// uart
module uart #(
    parameter DATA_WIDTH = 8,
    parameter FIFO_DEPTH = 16
) (
    input  logic        clk_i,        
    input  logic        rst_ni,       
    input  logic        stb_i,        
    input  logic [ 1:0] adr_i,        
    input  logic [ 3:0] byte_sel_i,   
    input  logic        we_i,         
    input  logic [31:0] dat_i,        
    output logic [31:0] dat_o,        
    input  logic        uart_rx_i,    
    output logic        uart_tx_o     
);
export LEC_CHECK = 0
export ABC_AREA = 1
export CAP_MARGIN = 20
export CORE_MARGIN = 2
export CORE_UTILIZATION = 72
export CTS_CLUSTER_DIAMETER = 37
export CTS_CLUSTER_SIZE = 14
export PLACE_DENSITY = 0.4
export SETUP_SLACK_MARGIN = 0.64
export SLEW_MARGIN = 20
create_clock -name core_clock -period 2.57 [get_ports {clk_i}]
run.sh (not shown) runs the stock make flow with config.mk's settings and CLKGATE_MAP_FILE=.
The baseline produced a clean layout.
Next try:
==> flow/config.mk (replaced) <==
export PLATFORM = sky130hd
export DESIGN_NAME = uart
export DESIGN_NICKNAME = uart
export VERILOG_FILES = /design/flow/design.v
export SDC_FILE = /design/flow/constraint.sdc
export NUM_CORES = 4
export LEC_CHECK = 0
export ABC_AREA = 1
export CAP_MARGIN = 0
export CORE_MARGIN = 2
export CORE_UTILIZATION = 72
export CTS_CLUSTER_DIAMETER = 38
export CTS_CLUSTER_SIZE = 13
export MIN_ROUTING_LAYER = met1
export PLACE_DENSITY_LB_ADDON = 0.07
export SETUP_SLACK_MARGIN = 0.39
export SLEW_MARGIN = 20
Effect: The new run finished clean; register-to-register slack gains 0.099 ns; total power came out lower by about 4.5%; die area stays the same; clock power decreases by 4.0%; design area went down by 4.9%.

========
Starting RTL as in the previous note.
// uart
module uart #(
    parameter DATA_WIDTH = 8,
    parameter FIFO_DEPTH = 16
) (
    input  logic        clk_i,        
    input  logic        rst_ni,       
    input  logic        stb_i,        
    input  logic [ 1:0] adr_i,        
    input  logic [ 3:0] byte_sel_i,   
    input  logic        we_i,         
    input  logic [31:0] dat_i,        
    output logic [31:0] dat_o,        
    input  logic        uart_rx_i,    
    output logic        uart_tx_o     
);
export LEC_CHECK = 0
export CAP_MARGIN = 20
export CORE_MARGIN = 2
export CORE_UTILIZATION = 42
export PLACE_DENSITY = 0.6
export SLEW_MARGIN = 20
create_clock -name core_clock -period 4.63 [get_ports {clk_i}]
The baseline finished clean.
Next try:
--- a/flow/config.mk
+++ b/flow/config.mk
@@ -7,0 +8 @@
+export ABC_AREA = 1
@@ -10,2 +11,2 @@
-export CORE_UTILIZATION = 42
-export PLACE_DENSITY = 0.6
+export CORE_UTILIZATION = 72
+export CTS_CLUSTER_SIZE = 13
==> flow/constraint.sdc (replaced) <==
create_clock -name core_clock -period 2.57 [get_ports {clk_i}]
set_input_delay 0.5140 -clock core_clock [delete_from_list [all_inputs] [get_ports {clk_i}]]
set_output_delay 0.5140 -clock core_clock [all_outputs]
set_load 0.01 [all_outputs]
After rerunning: Design area grows by 4.7%; setup slack degrades by 0.26 ns; total power rose by 94%; core utilization grows by 36 points; global-route usage climbs by 16 points; first-iteration DRC count went up by 140%; critical path depth goes down by 7; area after synthesis is higher by 2.8%; die size went down by 39%.

========
## run A
uart again, from the RTL that the note above started with.
clock: 10.0 ns
lec_check: 0
abc_area: 1
cap_margin: 20
cell_pad_in_sites_detail_placement: 0
core_margin: 2
core_utilization: 47
gpl_timing_driven: 1
place_density_lb_addon: 0.13
slew_margin: 20
tns_end_percent: 70
Input-level comparison between run B and run A:
Settings: CTS_CLUSTER_DIAMETER newly set to 69; MIN_ROUTING_LAYER newly set to met1; CELL_PAD_IN_SITES_DETAIL_PLACEMENT removed (was 0); CELL_PAD_IN_SITES_GLOBAL_PLACEMENT newly set to 2; GPL_TIMING_DRIVEN changed from 1 to 0; PLACE_DENSITY_LB_ADDON removed (was 0.13); CORE_UTILIZATION changed from 47 to 40; ABC_AREA removed (was 1); SETUP_SLACK_MARGIN newly set to 1.93; CAP_MARGIN changed from 20 to 0; CORE_ASPECT_RATIO newly set to 0.81; SLEW_MARGIN changed from 20 to 15; HOLD_SLACK_MARGIN newly set to -0.02.
[summary]
Going from run A to run B, first-pass GRT wire length saw little to no change; yosys cell count dropped about 30%; number of cells on the critical path decreased by 2 relative to the old numbers; design area lower; number of clock buffers in the layout now smaller. In the flow results for run B and run A, the via count of the first global-routing pass is smaller on run B. Diff run A -> run B | clock network power share | decrease of 0.6 points. Between run B and run A, the end-of-flow core utilization is lower for run B.
Setup changes, run B to run C
Settings: MIN_ROUTING_LAYER removed (was met1); HOLD_SLACK_MARGIN removed (was -0.02); CAP_MARGIN changed from 0 to 20; SLEW_MARGIN changed from 15 to 20; GPL_TIMING_DRIVEN removed (was 0); CTS_CLUSTER_SIZE newly set to 74; TNS_END_PERCENT removed (was 70); ABC_AREA newly set to 1; CORE_UTILIZATION changed from 40 to 72; CTS_CLUSTER_DIAMETER removed (was 69); SETUP_SLACK_MARGIN removed (was 1.93); CORE_ASPECT_RATIO removed (was 0.81); CELL_PAD_IN_SITES_GLOBAL_PLACEMENT removed (was 2); the clock period (ns, I/O delays scaled along) changed from 10.0 to 5.3.
Notes after the runs:
| total power consumption of the routed design | run C vs run B | worse |. Delta (run C minus run B): total core area went down 0.018 mm²; clock buffer count went up 5. Part of the total power dissipated in the clock network in run C vs run B: down 2.4 points. [compare] base=run B new=run C: fraction of the mapped netlist area in adder cells flat, number of unique standard cell types used by synthesis has decreased, worst path setup slack after routing went down.

========
Starting RTL as in the previous note.
## uart
module uart #(
    parameter DATA_WIDTH = 8,
    parameter FIFO_DEPTH = 16
) (
    input  logic        clk_i,        
    input  logic        rst_ni,       
    input  logic        stb_i,        
    input  logic [ 1:0] adr_i,        
    input  logic [ 3:0] byte_sel_i,   
    input  logic        we_i,         
    input  logic [31:0] dat_i,        
    output logic [31:0] dat_o,        
    input  logic        uart_rx_i,    
    output logic        uart_tx_o     
);
clock: 10.0 ns
lec_check: 0
cap_margin: 0
cell_pad_in_sites_global_placement: 2
core_aspect_ratio: 0.81
core_margin: 2
core_utilization: 40
cts_cluster_diameter: 69
cts_cluster_size: 50
gpl_timing_driven: 0
hold_slack_margin: -0.02
min_routing_layer: met1
setup_slack_margin: 1.93
slew_margin: 5
tns_end_percent: 15
The baseline produced a clean layout.
Next try:
ABC_AREA = 1   (was default)
CELL_PAD_IN_SITES_GLOBAL_PLACEMENT = default   (was 2)
CORE_ASPECT_RATIO = default   (was 0.81)
CORE_UTILIZATION = 66   (was 40)
CTS_CLUSTER_DIAMETER = 123   (was 69)
CTS_CLUSTER_SIZE = default   (was 50)
GPL_TIMING_DRIVEN = default   (was 0)
HOLD_SLACK_MARGIN = default   (was -0.02)
MAX_ROUTING_LAYER = met4   (was default)
PLACE_DENSITY_LB_ADDON = 0.07   (was default)
SETUP_SLACK_MARGIN = default   (was 1.93)
SLEW_MARGIN = 20   (was 5)
TNS_END_PERCENT = default   (was 15)
clock period = 2.97 ns   (was 10.0 ns; I/O delays follow)
The changed run completed with no timing, DRC or antenna violations. Total power rises to 3.7 times its value. First-iteration DRC count rises by well over a third. Wire length falls by a few percent. Clock skew falls by 0.024 ns. Worst hold slack is worse by 0.33 ns. Utilization rises by 30 points.
Next try:
ABC_AREA = default   (was 1)
CAP_MARGIN = 20   (was 0)
CORE_UTILIZATION = 40   (was 66)
CTS_CLUSTER_DIAMETER = default   (was 123)
MAX_ROUTING_LAYER = default   (was met4)
MIN_ROUTING_LAYER = default   (was met1)
PLACE_DENSITY = 0.6   (was default)
PLACE_DENSITY_LB_ADDON = default   (was 0.07)
clock period = 4.63 ns   (was 2.97 ns; I/O delays follow)
What happened:
- The changed run produced a clean layout
- wire length drops by 11%
- hold slack is better by 0.19 ns
- area after synthesis falls by 2.7%
- setup slack gains 0.35 ns
- critical path depth climbs by 8
- via count fell by 23%
Next try:
ABC_AREA = 1   (was default)
CORE_UTILIZATION = 72   (was 40)
CTS_CLUSTER_DIAMETER = 397   (was default)
clock period = 2.62 ns   (was 4.63 ns; I/O delays follow)
Final cell count grows by about a fifth.
Utilization grows by 36 points.
Routed wire length grows by about a fifth.
Sequential share of layout area shrinks by 1.5 points.
Design area grows by a few percent.
Clock-buffer cell count shrinks by 7.
Die area shrinks by well over a third.
Global-route usage grows by 16 points.
Clock skew is about the same.
No activity file was given, so power comes from the tool's default toggle rates.
